==> job 2269 <==
==> flow/design.v (excerpt) <==
module CPU(input clk,rst,
           output [11:0] imem_addr, input [18:0] imem_data,
           output [7:0] dmem_addr, dmem_wdata, output dmem_we, dmem_re, input [7:0] dmem_rdata);
  wire pop,push,memorywrite,memoryread,writeReg,selRR2,selALU2,selpc,ldz,ldc,selz,selc;
  wire[1:0] selWD,selRet;
  wire[2:0] ALUfn;
  wire ze,c;
  wire[5:0] code;
  datapath dp(pop,push,memorywrite,memoryread,writeReg,selRR2,selALU2,selpc,ldz,ldc,selz,selc,selWD,selRet,ALUfn,clk,rst, ze,c,code,
              imem_addr, imem_data, dmem_addr, dmem_wdata, dmem_rdata);
  controller cl( code, ze,c,rst, pop,push,memorywrite,memoryread,writeReg,selRR2,selALU2,selpc,ldz,ldc,selz,selc,selWD,selRet,ALUfn);
  assign dmem_we = memorywrite;
  assign dmem_re = memoryread;
endmodule
==> flow/config.mk <==
export PLATFORM = sky130hd
export DESIGN_NAME = CPU
export DESIGN_NICKNAME = CPU
export VERILOG_FILES = /design/flow/design.v
export SDC_FILE = /design/flow/constraint.sdc
export NUM_CORES = 4
export LEC_CHECK = 0
export ABC_AREA = 1
export CAP_MARGIN = 20
export CELL_PAD_IN_SITES_DETAIL_PLACEMENT = 1
export CORE_ASPECT_RATIO = 1.89
export CORE_MARGIN = 2
export CORE_UTILIZATION = 72
export CTS_CLUSTER_DIAMETER = 44
export CTS_CLUSTER_SIZE = 44
export GPL_TIMING_DRIVEN = 0
export MAX_ROUTING_LAYER = met5
export MIN_ROUTING_LAYER = met2
export PLACE_DENSITY_LB_ADDON = 0.01
export SLEW_MARGIN = 20
export TNS_END_PERCENT = 75
==> flow/constraint.sdc <==
create_clock -name core_clock -period 4.2 [get_ports {clk}]
set_input_delay 0.8400 -clock core_clock [delete_from_list [all_inputs] [get_ports {clk}]]
set_output_delay 0.8400 -clock core_clock [all_outputs]
set_load 0.01 [all_outputs]
run.sh (not shown) runs the stock make flow with config.mk's settings and CLKGATE_MAP_FILE=.
==> inputs of job 7363, as changes to job 2269 <==
CAP_MARGIN = 0   (was 20)
CELL_PAD_IN_SITES_DETAIL_PLACEMENT = unset   (was 1)
CORE_ASPECT_RATIO = unset   (was 1.89)
CTS_CLUSTER_DIAMETER = 389   (was 44)
CTS_CLUSTER_SIZE = 20   (was 44)
GPL_TIMING_DRIVEN = unset   (was 0)
HOLD_SLACK_MARGIN = 0.27   (was unset)
MAX_ROUTING_LAYER = unset   (was met5)
MIN_ROUTING_LAYER = unset   (was met2)
SETUP_SLACK_MARGIN = -0.31   (was unset)
TNS_END_PERCENT = unset   (was 75)
==> flow/constraint.sdc (replaced) <==
create_clock -name core_clock -period 5.57 [get_ports {clk}]
set_input_delay 1.1140 -clock core_clock [delete_from_list [all_inputs] [get_ports {clk}]]
set_output_delay 1.1140 -clock core_clock [all_outputs]
set_load 0.01 [all_outputs]
==> inputs of job 8362, as changes to job 2269 <==
CELL_PAD_IN_SITES_DETAIL_PLACEMENT = unset   (was 1)
CORE_ASPECT_RATIO = unset   (was 1.89)
CTS_CLUSTER_DIAMETER = 345   (was 44)
CTS_CLUSTER_SIZE = 17   (was 44)
GPL_TIMING_DRIVEN = unset   (was 0)
HOLD_SLACK_MARGIN = 0.24   (was unset)
MAX_ROUTING_LAYER = unset   (was met5)
MIN_ROUTING_LAYER = unset   (was met2)
PLACE_DENSITY_LB_ADDON = 0.2   (was 0.01)
SETUP_SLACK_MARGIN = -0.15   (was unset)
TNS_END_PERCENT = unset   (was 75)
==> flow/constraint.sdc (replaced) <==
create_clock -name core_clock -period 4.85 [get_ports {clk}]
set_input_delay 0.9700 -clock core_clock [delete_from_list [all_inputs] [get_ports {clk}]]
set_output_delay 0.9700 -clock core_clock [all_outputs]
set_load 0.01 [all_outputs]
==> qor summary <==
quantity	job 8362	job 2269	job 7363
TritonCTS Buffers	17	-	17
Cell Area, Placed	0.01447 mm^2	-	0.01430 mm^2
Half-perimeter wire length after detailed placement	31.68 mm	-	30.73 mm
Total die size	0.01866 mm^2	0.01872 mm^2	0.01866 mm^2
Final GP Congestion	1.089	1.224	1.104
Clock sink count	174	-	174
Resized Gates After CTS	142	-	62
Die outline height	136.6 um	186.3 um	136.6 um
Root buffer cell	sky130_fd_sc_hd__clkbuf_16	-	sky130_fd_sc_hd__clkbuf_16
Core region area	0.01724 mm^2	0.01726 mm^2	0.01724 mm^2
Die Span X	136.6 um	100.5 um	136.6 um
Status	aborted with a tool error	aborted with a tool error	complete, but fails checks
Stage where the flow stopped	global routing	detailed placement	-
Violated checks	-	-	negative setup slack
Worst Setup Slack post-DPL	-1.359 ns	-	-1.061 ns
Mux cell area share after synthesis	0	0	0
Warning count from the yosys run	7	7	7
Max Buffers Root-to-Sink	2	-	2
Quantity of I/O buffers inserted on ports	58	55	58
Init Core Util	0.7346	0.7337	0.7346
Adder Area Share	0.05415	0.05415	0.05415
Std-Cell Rows	48	66	48
Number of H-tree levels	4	-	4
Post CTS Setup Buffer Count	44	-	28
CTS hold repair buffers	0	-	0
Count of placed standard cells including taps	2139	-	2123
Most used DFF post-synth	sky130_fd_sc_hd__dfrtp_1	sky130_fd_sc_hd__dfrtp_1	sky130_fd_sc_hd__dfrtp_1


==> 12-21: inputs <==
CPU again, from the RTL that the note above started with.
Settings: LEC_CHECK=0, ABC_AREA=1, CAP_MARGIN=10, CELL_PAD_IN_SITES_DETAIL_PLACEMENT=0, CORE_ASPECT_RATIO=1.04, CORE_MARGIN=2, CORE_UTILIZATION=72, CTS_CLUSTER_DIAMETER=124, HOLD_SLACK_MARGIN=0.29, MIN_ROUTING_LAYER=met1, PLACE_DENSITY_LB_ADDON=0.18, SLEW_MARGIN=20, TNS_END_PERCENT=55; clock period 5.68 ns.
==> inputs of 12-27, as changes to 12-21 <==
- ABC_AREA: 1 -> not set
- CORE_ASPECT_RATIO: 1.04 -> 0.99
- CTS_CLUSTER_DIAMETER: 124 -> 231
- CTS_CLUSTER_SIZE: not set -> 46
- HOLD_SLACK_MARGIN: 0.29 -> -0.09
- PLACE_DENSITY: not set -> 0.37
- PLACE_DENSITY_LB_ADDON: 0.18 -> not set
- SETUP_SLACK_MARGIN: not set -> 0.51
- TNS_END_PERCENT: 55 -> not set
==> flow/constraint.sdc (replaced) <==
create_clock -name core_clock -period 5.15 [get_ports {clk}]
set_input_delay 1.0300 -clock core_clock [delete_from_list [all_inputs] [get_ports {clk}]]
set_output_delay 1.0300 -clock core_clock [all_outputs]
set_load 0.01 [all_outputs]
==> notes <==
In 12-21 the die size is smaller than in 12-27, by 1.5%.
Synthesized cell count: 12-27 is lower than 12-21 (about 20%).
12-21 finished but fails on setup timing. 12-27 died in global routing.
Between 12-27 and 12-21, the lower area after synthesis is in 12-21 (gap 1.6%, measured against 12-21).
==> figures <==
|  | 12-27 | 12-21 |
|---|---|---|
| Width of the chip | 138 µm | 134 µm |
| Worst slack at placement | -1930 ps | -1050 ps |
| Synthesized-area fraction occupied by xor and xnor cells | 0.0266 | 0.0218 |
| Adder Share, Synth | 0.0533 | 0.0542 |
| MUX share of area | 0.158 | 0 |
| Run status | stopped before the end | failed layout checks |
| Stage where the flow stopped | global routing | - |
| Violated checks | - | setup timing |
| Area fraction in and, or, nand and nor cells | 0.162 | 0.274 |
| HPWL after detailed placement | 30600 µm | 30700 µm |
| Area of placed instances | 0.0151 mm² | 0.0143 mm² |
| Post-placement cell count | 1792 | 2131 |
| Synthesized netlist net count | 1486 | 1851 |
| Total of cells resized after clock tree synthesis | 182 | 93 |
| Aoi share | 0.213 | 0.200 |
| Top-count cell post-synth | sky130_fd_sc_hd__dfrtp_1 | sky130_fd_sc_hd__nand2_1 |
| Register area share after synthesis | 0.338 | 0.344 |


==> wip/onyx: inputs <==
Starting RTL as in the previous note.
==> flow/config.mk <==
export PLATFORM = sky130hd
export DESIGN_NAME = CPU
export DESIGN_NICKNAME = CPU
export VERILOG_FILES = /design/flow/design.v
export SDC_FILE = /design/flow/constraint.sdc
export NUM_CORES = 4
export LEC_CHECK = 0
export ABC_AREA = 1
export CAP_MARGIN = 35
export CELL_PAD_IN_SITES_DETAIL_PLACEMENT = 0
export CORE_ASPECT_RATIO = 1.82
export CORE_MARGIN = 8
export CORE_UTILIZATION = 63
export CTS_CLUSTER_DIAMETER = 177
export CTS_CLUSTER_SIZE = 98
export GPL_ROUTABILITY_DRIVEN = 0
export MIN_ROUTING_LAYER = met1
export PLACE_DENSITY = 0.39
export SETUP_SLACK_MARGIN = -0.56
export SLEW_MARGIN = 30
export TNS_END_PERCENT = 15
==> flow/constraint.sdc <==
create_clock -name core_clock -period 5.66 [get_ports {clk}]
set_input_delay 1.1320 -clock core_clock [delete_from_list [all_inputs] [get_ports {clk}]]
set_output_delay 1.1320 -clock core_clock [all_outputs]
set_load 0.01 [all_outputs]
==> wip/pepper: changes against wip/onyx <==
==> flow/config.mk (replaced) <==
export PLATFORM = sky130hd
export DESIGN_NAME = CPU
export DESIGN_NICKNAME = CPU
export VERILOG_FILES = /design/flow/design.v
export SDC_FILE = /design/flow/constraint.sdc
export NUM_CORES = 4
export LEC_CHECK = 0
export CAP_MARGIN = 10
export CELL_PAD_IN_SITES_DETAIL_PLACEMENT = 0
export CORE_ASPECT_RATIO = 1.82
export CORE_MARGIN = 2
export CORE_UTILIZATION = 72
export CTS_CLUSTER_DIAMETER = 231
export CTS_CLUSTER_SIZE = 46
export HOLD_SLACK_MARGIN = -0.09
export MIN_ROUTING_LAYER = met1
export PLACE_DENSITY = 0.61
export SLEW_MARGIN = 20
==> flow/constraint.sdc (replaced) <==
create_clock -name core_clock -period 5.15 [get_ports {clk}]
set_input_delay 1.0300 -clock core_clock [delete_from_list [all_inputs] [get_ports {clk}]]
set_output_delay 1.0300 -clock core_clock [all_outputs]
set_load 0.01 [all_outputs]
==> results <==
- Against wip/onyx, the area after synthesis of wip/pepper is larger by 1.6%.
- In wip/pepper the synthesized cell count is smaller than in wip/onyx, by 21%.
- wip/pepper never finished: it broke off in global routing (5_1_grt) (GRT-0116). wip/onyx produced a layout that fails on negative setup slack.
- Of wip/onyx and wip/pepper, wip/onyx has the higher die area (gap about 32%, measured against wip/pepper).


==> run C <==
==> flow/design.v <==
`timescale 1ns/1ns
module adder_1(input[11:0] a ,output[11:0] out);
	wire[11:0] b = 12'b000000000001;
	assign out = a + b;
endmodule
module adder(input[11:0] a , b , output[11:0] out);
	assign out = a + b ;
endmodule
`timescale 1ns/1ns
module alu(input[2:0] fun , input[7:0] a,b ,input cin , output logic[7:0] out , output logic zero,cout);
	always @(fun,a,b,cin)begin
    cout = 1'b0;
    case(fun)
      3'b000 : {cout,out} = a + b ;
      3'b001 : {cout,out} = a + b + cin;
      3'b010 : {cout,out} = a - b;
		  3'b011 : {cout,out} = a - b + cin;
		  3'b100 : out = a & b;
		  3'b101 : out = a | b;
		  3'b110 : out = a ^ b;
		  3'b111 : out = ~(a & b);
    endcase
	end
  assign zero = (out == 8'b0) ? 1 : 0;
endmodule
module controller(input[5:0] code,input ze,c,rst,output reg pop,push,memorywrite,memoryread,writeReg,selRR2,selALU2,selpc,ldz,ldc,selz,selc,output reg [1:0] selWD,selRet,output reg [2:0]ALUfn);
  always @(ze,c,code,rst)begin
    pop <= 1'b0;
    push <= 1'b0;
    memorywrite <= 1'b0;
    memoryread <= 1'b0;
    writeReg<= 1'b0;
    selRR2<= 1'b0;
    selALU2<= 1'b0;
    selRet<= 2'b00;
    selpc<= 1'b0;
    ldz<= 1'b0;
    ldc<= 1'b0;
    selz <= 1'b0;
    selc <= 1'b0;
    selWD<= 2'b00;
    ALUfn <= 3'b000;
    if (~rst)begin
    if (code[5:4] == 2'b00) begin
      ALUfn <= code[3:1];
      ldz <= 1'b1;
      ldc <= 1'b1;
      selALU2 <= 1'b1;
      writeReg <= 1'b1;
    end
    if (code [5:4] == 2'b01) begin
      ALUfn <= code[3:1];
      ldz <= 1'b1;
      ldc <= 1'b1;
      writeReg <= 1'b1;
    end
    if (code[5:3] == 3'b110) begin
      selz <= 1'b1;
      selc <= 1'b1;
      ldz <= 1'b1;
      ldc <= 1'b1;
      selWD <= 2'b10;
      writeReg <= 1'b1;
    end
    if (code[5:3] == 3'b100) begin
      selRR2 <= 1'b1;
      ALUfn <= 3'b000;
      if (code [2:1] == 2'b00) begin
        memoryread <= 1'b1;
        selWD<= 2'b01;
        writeReg <= 1'b1;
      end
      if (code [2:1] == 2'b01)begin
        memorywrite<= 1'b1;
      end
    end
    if (code[5:3] == 3'b101) begin
      case(code[2:1])
        2'b00 : selpc <= ze?1:0;
        2'b01 : selpc <= ze?0:1;
        2'b10 : selpc <= c?1:0;
        2'b11 : selpc <= c?0:1;
      endcase
    end
    if (code[5:2] == 4'b1110)begin
      selRet <= 2'b10;
      selpc <= 1'b1;
      if (code[1] == 1'b1)
        push <= 1'b1;
    end
    if (code[5:0] == 6'b111100) begin
      pop <= 1'b1;
      selRet <=2'b01;
    end
    end
  end
endmodule
`timescale 1ns / 1ns
module signExtender(extend, extended );
	input[7:0] extend;
	output[11:0] extended;
	assign extended[7:0] = extend[7:0];
	assign extended[11:8] = {4{extend[7]}};
endmodule
module ff(input in,ld,clk,rst,output logic out);
  always@(posedge clk,posedge rst) begin
    if(rst)
      out <= 1'b0;
    else if(ld)
      out <= in;
  end
endmodule
`timescale 1ns/1ns
module mux2_12(input[11:0] a , b ,input sel , output[11:0] out);
	assign out = (sel) ? b : a ;
endmodule
module mux2_8(input[7:0] a , b , input sel , output[7:0] out);
	assign out = (sel) ? b : a ;
endmodule
module mux2_3(input[2:0] a , b , input sel , output[2:0] out);
	assign out = (sel) ? b : a ;
endmodule
module mux2_1(input a , b , input sel , output out);
	assign out = (sel) ? b : a ;
endmodule
module mux3(input[7:0] a , b , c,input[1:0] sel,output[7:0] out);
  assign out = (sel == 2'b00)?a:(sel == 2'b01)? b:c;
endmodule
module mux3_12(input[11:0] a , b , c,input[1:0] sel,output[11:0] out);
  assign out = (sel == 2'b00)?a:(sel == 2'b01)? b:c;
endmodule
module pc(input[11:0] in,input clk,rst,output logic[11:0] pc);
  always@(posedge clk,posedge rst)begin
    if (rst)
      pc <= 12'b0;
    else
      pc <= in;
  end
endmodule
module registerFile(input[2:0] RR1,RR2,WR,input[7:0] WD,input W,clk,rst,output logic [7:0] RD1,RD2);
  logic[7:0][7:0] registers;
  assign RD1 = registers[RR1];
  assign RD2 = registers[RR2];
  always @(posedge clk,posedge rst)begin
    if (rst)
      registers <= '0;
    else if (W)
      registers[WR] <= WD;
  end
endmodule
`timescale 1ns/1ns
module shiftReg(input[7:0] Data,input[2:0]sc,input[1:0]fn,output logic[7:0] out,output logic c,z);
  logic [15:0] rotl, rotr;
  assign rotl = {Data, Data} << sc;
  assign rotr = {Data, Data} >> sc;
  always@(*)begin
    c = 1'b0;
    case (fn)
      2'b00 : begin
        out = Data << sc;
        if (sc != 3'd0) c = Data[3'd0 - sc];
      end
      2'b01 : begin
        out = Data >> sc;
        if (sc != 3'd0) c = Data[sc - 3'd1];
      end
      2'b10 : out = rotl[15:8];
      default : out = rotr[7:0];
    endcase
  end
  assign z = out?0:1;
endmodule
module stack(input[11:0] in,input push,pop,clk,rst,output logic[11:0] out);
  logic[7:0][11:0] memory;
  assign out = memory[0];
  always@(posedge clk,posedge rst)begin
    if (rst)
      memory <= '0;
    else begin
      if(pop)begin
        for (int i=1; i<8; i++)begin
          memory[i-1] <= memory[i];
        end
        memory[7] <= 12'b0;
      end
      else if (push)begin
        for (int i=0; i<7; i++)begin
          memory[7-i] <= memory[6-i];
        end
        memory[0] <= in;
      end
    end
  end
endmodule
module datapath(input pop,push,memorywrite,memoryread,writeReg,selRR2,selALU2,selpc,ldz,ldc,selz,selc,input [1:0] selWD,selRet,input  [2:0]ALUfn,input clk,rst, output ze,c,output [5:0] code,
                output [11:0] imem_addr, input [18:0] imem_data, output [7:0] dmem_addr, dmem_wdata, input [7:0] dmem_rdata);
  wire [11:0] pc_1 , ret;
  stack Stack(pc_1,push,pop,clk,rst,ret);
  wire[11:0] f_pc,next_pc;
  wire [18:0] ins;
  mux3_12 pc_ret(f_pc , ret , ins[11:0] , selRet ,next_pc);
  wire[11:0] pc;
  pc PC(next_pc ,clk,rst,pc);
  assign imem_addr = pc;
  assign ins = imem_data;
  wire [11:0]extended;
  signExtender Ex(ins[7:0], extended );
  adder_1 In(pc ,pc_1);
  wire[11:0] apc;
  adder Add(pc_1 , extended , apc);
  mux2_12 pc1_apc(pc_1 , apc , selpc , f_pc);
  wire [2:0] RR2;
  mux2_3 sel_RR2(ins[7:5] , ins[13:11] , selRR2, RR2);
  wire [7:0] Out,RD,ALUOut,WD;
  mux3 sel_WD( ALUOut,RD,Out, selWD,WD);
  wire[7:0] RD1,RD2;
  registerFile RF(ins[10:8],RR2,ins[13:11],WD,writeReg,clk,rst,RD1,RD2);
  wire[7:0] ALU2;
  mux2_8 sel_ALU2(ins[7:0] , RD2, selALU2,ALU2);
  wire zero,carry;
  alu Alu(ALUfn ,RD1,ALU2 ,c ,ALUOut ,zero,carry);
  wire shc,shz;
  shiftReg Shr(RD1,ins[7:5],ins[15:14],Out,shc,shz);
  wire ff1;
  mux2_1 sel_z(zero,shz,selz , ff1);
  ff ff_z(ff1,ldz,clk,rst,ze);
  wire ff2;
  mux2_1 sel_c(carry,shc,selc , ff2);
  ff ff_c(ff2,ldc,clk,rst,c);
  assign dmem_addr = ALUOut;
  assign dmem_wdata = RD2;
  assign RD = dmem_rdata;
  assign code = ins[18:13];
endmodule
`timescale 1ns/1ns
module CPU(input clk,rst,
           output [11:0] imem_addr, input [18:0] imem_data,
           output [7:0] dmem_addr, dmem_wdata, output dmem_we, dmem_re, input [7:0] dmem_rdata);
  wire pop,push,memorywrite,memoryread,writeReg,selRR2,selALU2,selpc,ldz,ldc,selz,selc;
  wire[1:0] selWD,selRet;
  wire[2:0] ALUfn;
  wire ze,c;
  wire[5:0] code;
  datapath dp(pop,push,memorywrite,memoryread,writeReg,selRR2,selALU2,selpc,ldz,ldc,selz,selc,selWD,selRet,ALUfn,clk,rst, ze,c,code,
              imem_addr, imem_data, dmem_addr, dmem_wdata, dmem_rdata);
  controller cl( code, ze,c,rst, pop,push,memorywrite,memoryread,writeReg,selRR2,selALU2,selpc,ldz,ldc,selz,selc,selWD,selRet,ALUfn);
  assign dmem_we = memorywrite;
  assign dmem_re = memoryread;
endmodule
==> flow/run.sh <==
#!/bin/bash
# the make line also repeats each setting of config.mk as NAME=value (left out here)
make -C /OpenROAD-flow-scripts/flow DESIGN_CONFIG=/design/flow/config.mk WORK_HOME=/design/flow/orfs CLKGATE_MAP_FILE= finish
==> flow/config.mk <==
export PLATFORM = sky130hd
export DESIGN_NAME = CPU
export DESIGN_NICKNAME = CPU
export VERILOG_FILES = /design/flow/design.v
export SDC_FILE = /design/flow/constraint.sdc
export NUM_CORES = 4
export LEC_CHECK = 0
export ABC_AREA = 1
export CAP_MARGIN = 35
export CELL_PAD_IN_SITES_DETAIL_PLACEMENT = 0
export CORE_ASPECT_RATIO = 1.82
export CORE_MARGIN = 8
export CORE_UTILIZATION = 70
export CTS_CLUSTER_DIAMETER = 177
export CTS_CLUSTER_SIZE = 98
export GPL_ROUTABILITY_DRIVEN = 0
export HOLD_SLACK_MARGIN = 0.27
export MIN_ROUTING_LAYER = met1
export PLACE_DENSITY = 0.39
export SETUP_SLACK_MARGIN = -0.56
export SLEW_MARGIN = 30
export TNS_END_PERCENT = 15
==> flow/constraint.sdc <==
create_clock -name core_clock -period 5.66 [get_ports {clk}]
set_input_delay 1.1320 -clock core_clock [delete_from_list [all_inputs] [get_ports {clk}]]
set_output_delay 1.1320 -clock core_clock [all_outputs]
set_load 0.01 [all_outputs]
==> run G: changes against run C <==
==> flow/config.mk (replaced) <==
export PLATFORM = sky130hd
export DESIGN_NAME = CPU
export DESIGN_NICKNAME = CPU
export VERILOG_FILES = /design/flow/design.v
export SDC_FILE = /design/flow/constraint.sdc
export NUM_CORES = 4
export LEC_CHECK = 0
export CAP_MARGIN = 20
export CORE_ASPECT_RATIO = 0.94
export CORE_MARGIN = 6
export CORE_UTILIZATION = 48
export CTS_CLUSTER_DIAMETER = 298
export CTS_CLUSTER_SIZE = 98
export PLACE_DENSITY = 0.39
export SLEW_MARGIN = 20
export TNS_END_PERCENT = 5
==> flow/constraint.sdc (replaced) <==
create_clock -name core_clock -period 7.5 [get_ports {clk}]
set_input_delay 1.5000 -clock core_clock [delete_from_list [all_inputs] [get_ports {clk}]]
set_output_delay 1.5000 -clock core_clock [all_outputs]
set_load 0.01 [all_outputs]
==> run E: changes against run C <==
==> flow/config.mk (replaced) <==
export PLATFORM = sky130hd
export DESIGN_NAME = CPU
export DESIGN_NICKNAME = CPU
export VERILOG_FILES = /design/flow/design.v
export SDC_FILE = /design/flow/constraint.sdc
export NUM_CORES = 4
export LEC_CHECK = 0
export CAP_MARGIN = 20
export CORE_MARGIN = 2
export CORE_UTILIZATION = 61
export SETUP_SLACK_MARGIN = 1.61
export SLEW_MARGIN = 20
==> flow/constraint.sdc (replaced) <==
create_clock -name core_clock -period 5.6 [get_ports {clk}]
set_input_delay 1.1200 -clock core_clock [delete_from_list [all_inputs] [get_ports {clk}]]
set_output_delay 1.1200 -clock core_clock [all_outputs]
set_load 0.01 [all_outputs]
==> run P: changes against run C <==
==> flow/config.mk (replaced) <==
export PLATFORM = sky130hd
export DESIGN_NAME = CPU
export DESIGN_NICKNAME = CPU
export VERILOG_FILES = /design/flow/design.v
export SDC_FILE = /design/flow/constraint.sdc
export NUM_CORES = 4
export LEC_CHECK = 0
export ABC_AREA = 1
export CAP_MARGIN = 20
export CORE_MARGIN = 2
export CORE_UTILIZATION = 72
export CTS_CLUSTER_DIAMETER = 178
export CTS_CLUSTER_SIZE = 99
export SLEW_MARGIN = 20
==> flow/constraint.sdc (replaced) <==
create_clock -name core_clock -period 3.67 [get_ports {clk}]
set_input_delay 0.7340 -clock core_clock [delete_from_list [all_inputs] [get_ports {clk}]]
set_output_delay 0.7340 -clock core_clock [all_outputs]
set_load 0.01 [all_outputs]
==> impl_metrics.env <==
# yosys + openroad results
export IMPL_top_logic_kind="AND-OR/OR-AND gates"
export IMPL_r2r_start="dp.RF.registers[1]$_DFFE_PP0P_"
export IMPL_syn_area_per_cell_um2=9.16
export IMPL_post_route_util_pct=59.9
export IMPL_fp_util_pct=49.3
export IMPL_status="no timing/DRC/antenna violations"
export IMPL_power_switching_uw=2120
(the above is from run G)
==> impl_metrics.env <==
# yosys + openroad results
export IMPL_check_faults="setup timing"
export IMPL_fp_util_pct=61.6
export IMPL_status="finished with violations"
export IMPL_power_switching_uw=3340
export IMPL_worst_slack_ps=-967
export IMPL_setup_violations=8
export IMPL_r2r_start="dp.RF.registers[1]$_DFFE_PP0P_"
export IMPL_top_logic_kind="AND-OR/OR-AND gates"
(the above is from run E)
==> impl_metrics.env <==
# yosys + openroad results
export IMPL_check_faults="setup timing"
export IMPL_worst_slack_ps=-694
export IMPL_setup_violations=9
export IMPL_status="finished with violations"
(the above is from run C)
==> impl_metrics.env <==
# flow metrics
export IMPL_ys_sh_mux_pct=0
export IMPL_top_logic_kind="simple AND/OR/NAND/NOR gates"
export IMPL_fp_util_pct=73.5
export IMPL_status="did not finish"
export IMPL_error="[ERROR GRT-0116] Global routing finished with congestion. Check the congestion regions in the DRC Viewer."
export IMPL_haltStage="5_1_grt"
export IMPL_postCtsHoldBufs=0
(the above is from run P)
